Design booth_walloc, start of the top module:
module booth_walloc# (parameter COMPUTER_WIDTH=32,parameter WIDTH =COMPUTER_WIDTH+2)
(
  input               clk           ,
  input               reset         ,
  input  [COMPUTER_WIDTH:0] src1,
  input  [COMPUTER_WIDTH:0] src2,
  input         in_valid,
  output reg    in_ready,
  output reg    out_valid,
  output [COMPUTER_WIDTH*2-1:0] result
);
reg [WIDTH-1:0] multiplier;
reg [WIDTH*2-1:0] multiplicand;
reg first_doing;
wire ready_to_doing;
assign ready_to_doing = in_ready && in_valid;
always@(posedge clk ) begin
      if (reset ) begin
        in_ready <=1'b0;
      end
      else begin
        in_ready<=1'b1;
      end
      if (ready_to_doing) begin
        first_doing<=1'b1;
      end
      else begin
        first_doing <= 1'b0;
      end
      out_valid <= first_doing;
end
always @(posedge clk ) begin
  if (ready_to_doing) begin
    multiplicand <= {{WIDTH{src1[COMPUTER_WIDTH]}},src1};
    multiplier <= {src2[COMPUTER_WIDTH],src2};
  end
end
wire [1155:0] part_group;
wire [16:0]   part_cout;
booth_partial part0 (.x_src (multiplicand), .y_src({multiplier[1:0],1'b0}), 
                        .p_result (part_group[67:0]), .cout(part_cout[0]));
genvar x;
generate for ( x =1;x<17;x=x+1) begin : gen_walloc_partial
booth_partial part (
                    .x_src ({multiplicand[2*WIDTH-1-2*x:0],
                    {2*x{1'b0}}}), 
                    .y_src({multiplier[(x+1)*2-1:x*2-1]}), 
                    .p_result (part_group[(x+1)*68-1:x*68]), .cout(part_cout[x]));
end endgenerate
wire [1155:0] swo_group; 
switch_17x68bits switch (.part_group (part_group), .sw_group (swo_group));
wire [937:0] wt_cout; 
wire [66:0]  wt_c;
wire [67:0]  wt_s;
walloc_17bits walloc00 (.src_in (swo_group[16:0]), .cin({part_cout[13:0]}), 
                    .cout_group (wt_cout[13:0]),  .cout(wt_c[0]), .s (wt_s[0]));
genvar y;
  ...
Size: roughly 4600 cells after synthesis, ~200 flip-flops, ~140 I/O pins.
clock: 6.67 ns
lec_check: 0
cap_margin: 20
core_margin: 2
core_utilization: 54
slew_margin: 20
run.sh (not shown) runs the stock make flow with config.mk's settings and CLKGATE_MAP_FILE=.
The starting point completed without violations.
==> next run, changes <==
CORE_UTILIZATION = 56   (was 54)
CTS_CLUSTER_SIZE = 62   (was not set)
TNS_END_PERCENT = 5   (was not set)
clock period = 6.4 ns   (was 6.67 ns; I/O delays follow)
Outcome: Non-clock buffer count is higher by 7. Count of clock-buffer cells in the layout stays the same. Die size falls by 3.5%. Combinational power goes up by about 8%. Setup slack gets worse by 47 ps. Synthesized cell count is unchanged. Worst hold slack is worse by 26 ps.
==> next run, changes <==
CORE_UTILIZATION = 70   (was 56)
CTS_CLUSTER_SIZE = 53   (was 62)
MAX_ROUTING_LAYER = met4   (was not set)
TNS_END_PERCENT = 70   (was 5)
clock period = 5.17 ns   (was 6.4 ns; I/O delays follow)
=> With this change the flow finished but failed the layout checks on negative setup slack. Synthesized cell count does not change. Clock power increases by 23%. Die size decreases by 20%. Final area increases by 6.4%. Core utilization increases by 20 points.
==> next run, changes <==
CORE_UTILIZATION = 56   (was 70)
CTS_CLUSTER_DIAMETER = 378   (was not set)
CTS_CLUSTER_SIZE = 62   (was 53)
MAX_ROUTING_LAYER = not set   (was met4)
TNS_END_PERCENT = not set   (was 70)
clock period = 6.4 ns   (was 5.17 ns; I/O delays follow)
- This time the run went through all stages and came out clean
- routed wire length is lower by 3.3%
- non-clock buffer count fell by 202
- die size increases by 25%
- design area went down by 6.0%
- hold slack is worse by 110 ps
- final cell count decreases by 0.35%
- flip-flop count is unchanged
- register-to-register slack improves by 670 ps

========
Starting RTL as in the previous note.
Settings: LEC_CHECK=0, CAP_MARGIN=20, CORE_MARGIN=2, CORE_UTILIZATION=52, CTS_CLUSTER_SIZE=62, SLEW_MARGIN=20; clock period 6.75 ns.
Then changed:
- ABC_AREA: not set -> 1
- CORE_UTILIZATION: 52 -> 68
- CTS_CLUSTER_SIZE: 62 -> 99
- TNS_END_PERCENT: not set -> 10
- clock period: 6.75 -> 4.59 ns (I/O delays scaled with it)
This time the run did not get past 5_1_grt, error GRT-0232; synthesized area went down slightly; die area came out lower by a quarter to a third; synthesized cell count rose by roughly a tenth.
Then changed:
- ABC_AREA: 1 -> not set
- CTS_CLUSTER_DIAMETER: not set -> 299
Result: Now the flow finished but failed the layout checks on setup timing; area after synthesis goes up by 0.71%; die size goes up by 0.70%; synthesized cell count shrinks by 12%.

========
## run A
The RTL this note starts from:
==> flow/design.v <==
module booth_sel(
  input [2:0] src,
  output [3:0] sel
);
wire y_add,y,y_sub;
wire sel_negative,sel_double_negative,sel_positive,sel_double_positive;
assign {y_add,y,y_sub} = src;
assign sel_negative =  y_add & (y & ~y_sub | ~y & y_sub);
assign sel_positive = ~y_add & (y & ~y_sub | ~y & y_sub);
assign sel_double_negative =  y_add & ~y & ~y_sub;
assign sel_double_positive = ~y_add &  y &  y_sub;
assign sel={sel_negative,sel_positive,sel_double_negative,sel_double_positive};
endmodule
module booth_result_sel(
  input [3:0] sel,
  input [1:0] src,
  output      p 
);
wire x,x_sub;
wire sel_negative,sel_double_negative,sel_positive,sel_double_positive;
assign {sel_negative,sel_positive,sel_double_negative,sel_double_positive}=sel;
assign {x,x_sub} =src;
assign p = ~(~(sel_negative & ~x) & ~(sel_double_negative & ~x_sub) 
           & ~(sel_positive & x ) & ~(sel_double_positive &  x_sub));
endmodule
module booth_partial
#(
    parameter WIDTH = 34
)
(
  input [2*WIDTH-1:0]  x_src,
  input [2:0] y_src,
  output [2*WIDTH-1:0]   p_result,
  output                cout 
);
wire y_add,y,y_sub;
assign {y_add,y,y_sub} = y_src;
wire [3:0] sel;
wire sel_negative,sel_double_negative,sel_positive,sel_double_positive;
assign {sel_negative,sel_positive,sel_double_negative,sel_double_positive}=sel;
assign cout=sel_negative || sel_double_negative;
booth_sel booth_sel(
    .src    (y_src),
    .sel    (sel)
);
booth_result_sel partial0(.sel (sel), .src ({x_src[0],1'b0}), .p (p_result[0]));
genvar x;
generate for ( x =1;x<WIDTH*2;x=x+1) begin : gen_partial
    booth_result_sel partial(.sel (sel), .src (x_src[x:x-1]), .p (p_result[x]));
end endgenerate
endmodule
module switch_17x68bits(
   input [1155:0] part_group,
      output [1155:0] sw_group
);
wire [67:0] po16,po15,po14,po13,po12,po11,po10,po09,po08,po07,po06,po05,po04,po03,po02,po01,po00;
assign {po16,po15,po14,po13,po12,po11,po10,po09,po08,po07,po06,po05,po04,po03,po02,po01,po00} = part_group;
genvar x;
generate for ( x =0;x<68;x=x+1) begin : gen_switch
    assign sw_group[(x+1)*17-1:x*17] = {po16[x],po15[x],po14[x],po13[x],po12[x],po11[x],po10[x],po09[x],
                                     po08[x],po07[x],po06[x],po05[x],po04[x],po03[x],po02[x],po01[x],po00[x]};
end endgenerate
endmodule
module walloc_17bits(
    input [16:0] src_in,
    input [13:0]  cin,
    output [13:0] cout_group,
    output      cout,s
);
wire [13:0] c;
wire [4:0] first_s;
csa csa0 (.in (src_in[16:14]), .cout (c[4]), .s (first_s[4]) );
csa csa1 (.in (src_in[13:11]), .cout (c[3]), .s (first_s[3]) );
csa csa2 (.in (src_in[10:08]), .cout (c[2]), .s (first_s[2]) );
csa csa3 (.in (src_in[07:05]), .cout (c[1]), .s (first_s[1]) );
csa csa4 (.in (src_in[04:02]), .cout (c[0]), .s (first_s[0]) );
wire [3:0] secnod_s;
csa csa5 (.in ({first_s[4:2]}             ), .cout (c[8]), .s (secnod_s[3]));
csa csa6 (.in ({first_s[1:0],src_in[1]}   ), .cout (c[7]), .s (secnod_s[2]));
csa csa7 (.in ({src_in[0],cin[4:3]}       ), .cout (c[6]), .s (secnod_s[1]));
csa csa8 (.in ({cin[2:0]}                 ), .cout (c[5]), .s (secnod_s[0]));
wire [1:0] thrid_s;
csa csa9 (.in (secnod_s[3:1]          ), .cout (c[10]), .s (thrid_s[1]));
csa csaA (.in ({secnod_s[0],cin[6:5]} ), .cout (c[09]), .s (thrid_s[0]));
wire [1:0] fourth_s;
csa csaB (.in ({thrid_s[1:0],cin[10]} ),  .cout (c[12]), .s (fourth_s[1]));
csa csaC (.in ({cin[9:7]             }),  .cout (c[11]), .s (fourth_s[0]));
wire fifth_s;
csa csaD (.in ({fourth_s[1:0],cin[11]}),  .cout (c[13]), .s (fifth_s));
csa csaE (.in ({fifth_s,cin[13:12]}   ),  .cout (cout),  .s  (s));
assign cout_group = c;
endmodule
module csa(
  input [2:0] in,
  output cout,s
);
wire a,b,cin;
assign a=in[2];
assign b=in[1];
assign cin=in[0];
assign s = a ^ b ^ cin;
assign cout = a & b | b & cin | a & cin;
endmodule
module booth_walloc# (parameter COMPUTER_WIDTH=32,parameter WIDTH =COMPUTER_WIDTH+2)
(
  input               clk           ,
  input               reset         ,
  input  [COMPUTER_WIDTH:0] src1,
  input  [COMPUTER_WIDTH:0] src2,
  input         in_valid,
  output reg    in_ready,
  output reg    out_valid,
  output [COMPUTER_WIDTH*2-1:0] result
);
reg [WIDTH-1:0] multiplier;
reg [WIDTH*2-1:0] multiplicand;
reg first_doing;
wire ready_to_doing;
assign ready_to_doing = in_ready && in_valid;
always@(posedge clk ) begin
      if (reset ) begin
        in_ready <=1'b0;
      end
      else begin
        in_ready<=1'b1;
      end
      if (ready_to_doing) begin
        first_doing<=1'b1;
      end
      else begin
        first_doing <= 1'b0;
      end
      out_valid <= first_doing;
end
always @(posedge clk ) begin
  if (ready_to_doing) begin
    multiplicand <= {{WIDTH{src1[COMPUTER_WIDTH]}},src1};
    multiplier <= {src2[COMPUTER_WIDTH],src2};
  end
end
wire [1155:0] part_group;
wire [16:0]   part_cout;
booth_partial part0 (.x_src (multiplicand), .y_src({multiplier[1:0],1'b0}), 
                        .p_result (part_group[67:0]), .cout(part_cout[0]));
genvar x;
generate for ( x =1;x<17;x=x+1) begin : gen_walloc_partial
booth_partial part (
                    .x_src ({multiplicand[2*WIDTH-1-2*x:0],
                    {2*x{1'b0}}}), 
                    .y_src({multiplier[(x+1)*2-1:x*2-1]}), 
                    .p_result (part_group[(x+1)*68-1:x*68]), .cout(part_cout[x]));
end endgenerate
wire [1155:0] swo_group; 
switch_17x68bits switch (.part_group (part_group), .sw_group (swo_group));
wire [937:0] wt_cout; 
wire [66:0]  wt_c;
wire [67:0]  wt_s;
walloc_17bits walloc00 (.src_in (swo_group[16:0]), .cin({part_cout[13:0]}), 
                    .cout_group (wt_cout[13:0]),  .cout(wt_c[0]), .s (wt_s[0]));
genvar y;
generate for ( y =1;y<67;y=y+1) begin : gen_walloc
walloc_17bits walloc  (.src_in (swo_group[(y+1)*17-1:y*17]), .cin({wt_cout[y*14-1:(y-1)*14]}), 
                    .cout_group (wt_cout[(y+1)*14-1:y*14]),  .cout(wt_c[y]), .s (wt_s[y]));
end endgenerate
walloc_17bits walloc67(.src_in (swo_group[1155:1139]), .cin({wt_cout[937:924]}), 
                    .cout_group (),  .cout(), .s (wt_s[67]));
reg [67:0] wt_s_buf,wt_c_buf;
reg  part_next_highest_bit;
always@(posedge clk ) begin
  if (first_doing) begin
    wt_c_buf <= {wt_c,part_cout[14]};
    wt_s_buf <= {wt_s};
    part_next_highest_bit <= part_cout[15];
  end
end
wire [WIDTH*2-1:0] adder_a;
wire [WIDTH*2-1:0] adder_b;
wire              adder_cin;
wire [WIDTH*2-1:0] adder_result;
wire        adder_cout;
assign adder_a   = wt_c_buf;
assign adder_b   = wt_s_buf;
assign adder_cin = part_next_highest_bit;
assign {adder_cout, adder_result} = adder_a + adder_b + {{WIDTH*2-2{1'b0}},adder_cin};
assign result = adder_result[COMPUTER_WIDTH*2-1:0];
endmodule
Settings: LEC_CHECK=0, CAP_MARGIN=20, CORE_MARGIN=2, CORE_UTILIZATION=36, CTS_CLUSTER_DIAMETER=307, CTS_CLUSTER_SIZE=100, SLEW_MARGIN=20, TNS_END_PERCENT=15; clock period 7.5 ns.
What run B does differently from run A at the input level:
- CTS_CLUSTER_SIZE: 100 -> unset
- GPL_ROUTABILITY_DRIVEN: unset -> 0
- CTS_CLUSTER_DIAMETER: 307 -> unset
- TNS_END_PERCENT: 15 -> unset
- PLACE_DENSITY_LB_ADDON: unset -> 0.23
- CELL_PAD_IN_SITES_DETAIL_PLACEMENT: unset -> 2
- MAX_ROUTING_LAYER: unset -> met5
- CORE_MARGIN: 2 -> 5
- ABC_AREA: unset -> 1
- CORE_UTILIZATION: 36 -> 47
- HOLD_SLACK_MARGIN: unset -> 0.06
==> results <==
Run B is listed as incomplete: the tool reported an error in 5_1_grt and the run ended there.
Synthesized area down 0.71% in run B wrt run A
Relative to run A, chip area from the yosys synthesis statistics decreased by 0.71% in run B.
Run B against run A: number of cells produced by synthesis increased by about 13% relative to the old numbers; post-synthesis cell type count moved down; total die size decreased 21%; placed cell count went up 275.
For run C, these inputs were changed with respect to run B:
- CTS_CLUSTER_DIAMETER newly set to 115
- CORE_MARGIN changed from 5 to 8
- CORE_ASPECT_RATIO newly set to 0.53
- SETUP_SLACK_MARGIN newly set to 1.07
- GPL_TIMING_DRIVEN newly set to 0
- the clock period (ns, I/O delays scaled along) changed from 7.5 to 8.54
Findings:
No final results exist for run C, since it was stopped by error DPL-0033 during 3_5_place_dp. Run C -> run B: I/O pin count delta 0, exact match. Diff run B -> run C: sequential share of the synthesized area comparable; post-synth tally of flip-flops with integrated enable comparable; die size now larger; synthesis area per yosys comparable.
#### Input delta (run D over run C)
- GPL_ROUTABILITY_DRIVEN removed (was 0)
- ABC_AREA removed (was 1)
- GPL_TIMING_DRIVEN removed (was 0)
- TNS_END_PERCENT newly set to 10
- CORE_UTILIZATION changed from 47 to 59
- CORE_MARGIN changed from 8 to 2
- CORE_ASPECT_RATIO removed (was 0.53)
- HOLD_SLACK_MARGIN removed (was 0.06)
- MAX_ROUTING_LAYER removed (was met5)
- SETUP_SLACK_MARGIN removed (was 1.07)
- PLACE_DENSITY_LB_ADDON removed (was 0.23)
- CTS_CLUSTER_DIAMETER removed (was 115)
- CELL_PAD_IN_SITES_DETAIL_PLACEMENT removed (was 2)
- the clock period (ns, I/O delays scaled along) changed from 8.54 to 4.59
==> results <==
Run D had finished all stages when the layout checks came back failing, citing setup timing. Diff run C..run D | flip-flop and latch count after synthesis | unchanged. Run C and run D ended up with roughly the same sequential-to-total area share from yosys stat. Between run D and run C, it is run D whose mux cell area share after synthesis is higher, by 0.78 points. Going from run C to run D, the die area was shrunk. Run C -> run D: core region area decreased by more than 10%. Run D: width of the chip 150 um below run C. Run D against run C: number of nets at floorplan dropped 603; xor/xnor cell area share of the yosys netlist saw an increase; area after synthesis moved up.
No activity file was given, so power comes from the tool's default toggle rates.
